==> run K <==
==> flow/design.v <==
`timescale 1ns/1ps
module fir(
	input			clk_100k,
	input			rst_n,
	input 	signed [8:0]	samp_in,
	output 	signed [8:0]	fir_out	
);
wire	signed [15:0]	b[0:20];
reg	signed [8:0]	samp[0:20]; 
wire signed [24:0]	mult[0:20];
wire signed [33:0]	sum;
assign b[0] = 16'h0312;
assign b[1] = 16'h03F8;
assign b[2] = 16'h0694;
assign b[3] = 16'h0AAD;
assign b[4] = 16'h0FE6;
assign b[5] = 16'h15BC;
assign b[6] = 16'h1B9F;
assign b[7] = 16'h20F9;
assign b[8] = 16'h2539;
assign b[9] = 16'h27F6;
assign b[10] = 16'h28E9;
assign b[11] = 16'h27F6;
assign b[12] = 16'h2539;
assign b[13] = 16'h20F9;
assign b[14] = 16'h1B9F;
assign b[15] = 16'h15BC;
assign b[16] = 16'h0FE6;
assign b[17] = 16'h0AAD;
assign b[18] = 16'h0694;
assign b[19] = 16'h03F8;
assign b[20] = 16'h0312;
integer i;
always @(posedge clk_100k or negedge rst_n) begin
	if(!rst_n) begin
		for(i=20;i>=0;i=i-1)begin
			samp[i] <= 0;
		end
	end
	else begin  
		for(i=20;i>0;i=i-1)begin
			samp[i] <= samp[i-1];
		end
		samp[0] <= samp_in;
	end
end
genvar j;
for(j=0;j<=20;j=j+1)begin
	assign mult[j] = $signed(samp[j])*$signed(b[j]);
end
assign sum = mult[0]+mult[1]+mult[2]+mult[3]+mult[4]+mult[5]+mult[6]+mult[7]+mult[8]+mult[9]+mult[10]+mult[11]+mult[12]+mult[13]+mult[14]+mult[15]+mult[16]+mult[17]+mult[18]+mult[19]+mult[20];
assign fir_out = sum[24:16];
endmodule
==> flow/run.sh <==
#!/bin/bash
# the make line also repeats each setting of config.mk as NAME=value (left out here)
make -C /OpenROAD-flow-scripts/flow DESIGN_CONFIG=/design/flow/config.mk WORK_HOME=/design/flow/orfs CLKGATE_MAP_FILE= finish
==> flow/config.mk <==
export PLATFORM = sky130hd
export DESIGN_NAME = fir
export DESIGN_NICKNAME = fir
export VERILOG_FILES = /design/flow/design.v
export SDC_FILE = /design/flow/constraint.sdc
export NUM_CORES = 4
export LEC_CHECK = 0
export CAP_MARGIN = 0
export CELL_PAD_IN_SITES_DETAIL_PLACEMENT = 1
export CELL_PAD_IN_SITES_GLOBAL_PLACEMENT = 2
export CORE_ASPECT_RATIO = 0.6
export CORE_MARGIN = 8
export CORE_UTILIZATION = 59
export CTS_CLUSTER_DIAMETER = 52
export CTS_CLUSTER_SIZE = 87
export GPL_ROUTABILITY_DRIVEN = 0
export GPL_TIMING_DRIVEN = 0
export MAX_ROUTING_LAYER = met4
export MIN_ROUTING_LAYER = met1
export PLACE_DENSITY = 0.86
export SETUP_SLACK_MARGIN = 2.08
export SLEW_MARGIN = 20
export TNS_END_PERCENT = 35
==> flow/constraint.sdc <==
create_clock -name core_clock -period 16.8 [get_ports {clk_100k}]
set_input_delay 3.3600 -clock core_clock [delete_from_list [all_inputs] [get_ports {clk_100k}]]
set_output_delay 3.3600 -clock core_clock [all_outputs]
set_load 0.01 [all_outputs]
==> run Z: changes against run K <==
Settings changed: CAP_MARGIN 0 to 5, CELL_PAD_IN_SITES_DETAIL_PLACEMENT 1 to unset, CELL_PAD_IN_SITES_GLOBAL_PLACEMENT 2 to unset, CORE_ASPECT_RATIO 0.6 to unset, CORE_MARGIN 8 to 9, CORE_UTILIZATION 59 to 29, CTS_CLUSTER_DIAMETER 52 to unset, CTS_CLUSTER_SIZE 87 to unset, MIN_ROUTING_LAYER met1 to met2, PLACE_DENSITY 0.86 to unset, SETUP_SLACK_MARGIN 2.08 to 1.01, TNS_END_PERCENT 35 to unset.
==> flow/constraint.sdc (replaced) <==
create_clock -name core_clock -period 16.0 [get_ports {clk_100k}]
set_input_delay 3.2000 -clock core_clock [delete_from_list [all_inputs] [get_ports {clk_100k}]]
set_output_delay 3.2000 -clock core_clock [all_outputs]
set_load 0.01 [all_outputs]
==> metrics.yaml <==
final_layout:
  sh_comb_area_pct: 76.4
  fill_cells: 9514
  nets: 7365
floorplanning:
  tap-cell-count: 1218
timing:
  slew-limit-headroom_pct: 29.2
run_status:
  outcome: "no timing/DRC/antenna violations"
global_routing:
  grt_pass1_wl_um: 266000
[end of results for run K]
==> metrics.yaml <==
timing:
  slew-limit-headroom_pct: 33.8
  setup-violations-final: 7
  finalWorstSetupSlack_ps: -215
run_status:
  failed_checks: "setup timing"
  outcome: "complete, but fails checks"
final_layout:
  sh_comb_area_pct: 73.9
floorplanning:
  tap-cell-count: 2464
[end of results for run Z]
